Setup of run 1:
Design ARMProcessor, start of the top module:
module ARMProcessor(
	input clk,
	input reset,
	output[31:0] pc,
	input[31:0] inst,
	input nIRQ,
	output[3:0] be,
	output[31:0] memaddr,
	output memwrite,
	output memread,
	output[31:0] writedata,
	input[31:0] readdata
	);
Size in the first run: ~3500 cells after synthesis, ~510 flip-flops.
export LEC_CHECK = 0
export CAP_MARGIN = 15
export CELL_PAD_IN_SITES_DETAIL_PLACEMENT = 0
export CORE_MARGIN = 2
export CORE_UTILIZATION = 58
export CTS_CLUSTER_DIAMETER = 363
export CTS_CLUSTER_SIZE = 22
export SLEW_MARGIN = 20
create_clock -name core_clock -period 4.46 [get_ports {clk}]
run.sh (not shown) runs the stock make flow with config.mk's settings and CLKGATE_MAP_FILE=.
Run 1 ran in full, but the layout does not pass; the checks complain about negative setup slack.
Here is what was changed in the inputs of run 2 compared with run 1.
- setting PLACE_DENSITY to 0.35 for the first time
- changing CORE_UTILIZATION from 58 to 72
- changing CAP_MARGIN from 15 to 20
- setting ABC_AREA to 1 for the first time
- removing CTS_CLUSTER_DIAMETER (formerly 363)
- setting SETUP_SLACK_MARGIN to 1.12 for the first time
- removing CELL_PAD_IN_SITES_DETAIL_PLACEMENT (formerly 0)
- changing CTS_CLUSTER_SIZE from 22 to 74
- changing the clock period (ns, I/O delays scaled along) from 4.46 to 4.34
### Flow results
Run 2 did not finish: a tool error stopped it during clock tree synthesis (4_1_cts). Relative to run 1, the post-detailed-placement half-perimeter wirelength measured on run 2 has increased by more than a quarter. Comparing run 1 and run 2, routability congestion estimate from global placement is higher on run 2. Number of instances in the synthesized netlist is higher on run 2. Going from run 1 to run 2, post-synth area from yosys stat climbed about 5%, horizontal die dimension dropped 7.9%, multiplexer area fraction after synthesis dropped 24 points, number of library cell types mapped by synthesis dropped 34, post-synthesis compound-gate area fraction climbed 11 points. Taking run 1 as the reference point, the number of placement rows of run 2 falls by 8. Floorplan die area down 11000 sq um in run 2 wrt run 1.
Edits applied to the flow inputs when going from run 2 to run 3:
- ABC_AREA removed (was 1)
- CTS_CLUSTER_SIZE changed from 74 to 37
- CORE_UTILIZATION changed from 72 to 58
- SETUP_SLACK_MARGIN changed from 1.12 to -0.44
- TNS_END_PERCENT newly set to 5
- PLACE_DENSITY removed (was 0.35)
- the clock period (ns, I/O delays scaled along) changed from 4.34 to 4.42
Results
- Compared to run 2, run 3 has post-synthesis compound-gate area fraction 11 points lower.
- Comparing run 3 and run 2, the higher post-placement setup slack is on run 2.
- Comparing adder and majority gate portion of the synthesized area for run 3 and run 2, the bigger number came from run 3.
- Across both runs, final weighted congestion of routability-driven global placement was lower for run 3 than for run 2.
- Run 3 did not run to completion, as it errored out during global routing (5_1_grt).
- Per the comparison of run 3 with run 2, die size now larger, total half-perimeter wirelength after legalization and detailed placement now smaller.
Here is what was changed in the inputs of run 4 compared with run 3.
- TNS_END_PERCENT removed (was 5)
- CORE_UTILIZATION changed from 58 to 46
- CTS_CLUSTER_SIZE removed (was 37)
- SETUP_SLACK_MARGIN changed from -0.44 to 1.14
Notes after the runs:
- The flow completed for run 4, but it is not clean: the layout still shows negative setup slack.
- The higher TritonCTS buffer count of run 3 and run 4 is in run 4.
- Run 4 against run 3: height of the chip increased 32 um; post-synthesis instance area essentially unchanged; die size increased about 26%.
- Die outline width grows by more than 10% when moving from run 3 to run 4.
- Number of standard-cell rows in the floorplan on run 4 is up relative to run 3.
- Looking at placement-stage worst setup slack, run 4 sits 0.13 ns lower than run 3 does.
- Relative to run 3, total half-perimeter wirelength after legalization and detailed placement increased by 3800 um in run 4.


Starting RTL as in the previous note.
Settings: LEC_CHECK=0, ABC_AREA=1, CAP_MARGIN=20, CORE_MARGIN=2, CORE_UTILIZATION=72, CTS_CLUSTER_SIZE=74, PLACE_DENSITY=0.92, SETUP_SLACK_MARGIN=1.12, SLEW_MARGIN=20; clock period 4.34 ns.
The first run did not get past clock tree synthesis (4_1_cts).
==> next run, changes <==
--- a/flow/config.mk
+++ b/flow/config.mk
@@ -7,9 +7,6 @@
 export LEC_CHECK = 0
-export ABC_AREA = 1
 export CAP_MARGIN = 20
 export CORE_MARGIN = 2
-export CORE_UTILIZATION = 72
-export CTS_CLUSTER_SIZE = 74
-export PLACE_DENSITY = 0.92
-export SETUP_SLACK_MARGIN = 1.12
+export CORE_UTILIZATION = 53
+export SETUP_SLACK_MARGIN = 2.5
 export SLEW_MARGIN = 20
==> flow/constraint.sdc (replaced) <==
create_clock -name core_clock -period 7.95 [get_ports {clk}]
set_input_delay 1.5900 -clock core_clock [delete_from_list [all_inputs] [get_ports {clk}]]
set_output_delay 1.5900 -clock core_clock [all_outputs]
set_load 0.01 [all_outputs]
After rerunning:
- This time the run went through all stages and came out clean
- die size increases by about 30%
- synthesized area decreases by about 5%
- synthesized cell count decreases by about 40%
==> next run, changes <==
--- a/flow/config.mk
+++ b/flow/config.mk
@@ -9,3 +9,5 @@
 export CORE_MARGIN = 2
-export CORE_UTILIZATION = 53
+export CORE_UTILIZATION = 71
+export CTS_CLUSTER_DIAMETER = 193
+export MAX_ROUTING_LAYER = met4
 export SETUP_SLACK_MARGIN = 2.5
==> flow/constraint.sdc (replaced) <==
create_clock -name core_clock -period 7.74 [get_ports {clk}]
set_input_delay 1.5480 -clock core_clock [delete_from_list [all_inputs] [get_ports {clk}]]
set_output_delay 1.5480 -clock core_clock [all_outputs]
set_load 0.01 [all_outputs]
What happened:
- The new run died in global routing (5_1_grt) with GRT-0116
- die area decreases by a quarter to a third
- synthesized area is unchanged
- synthesized cell count is unchanged
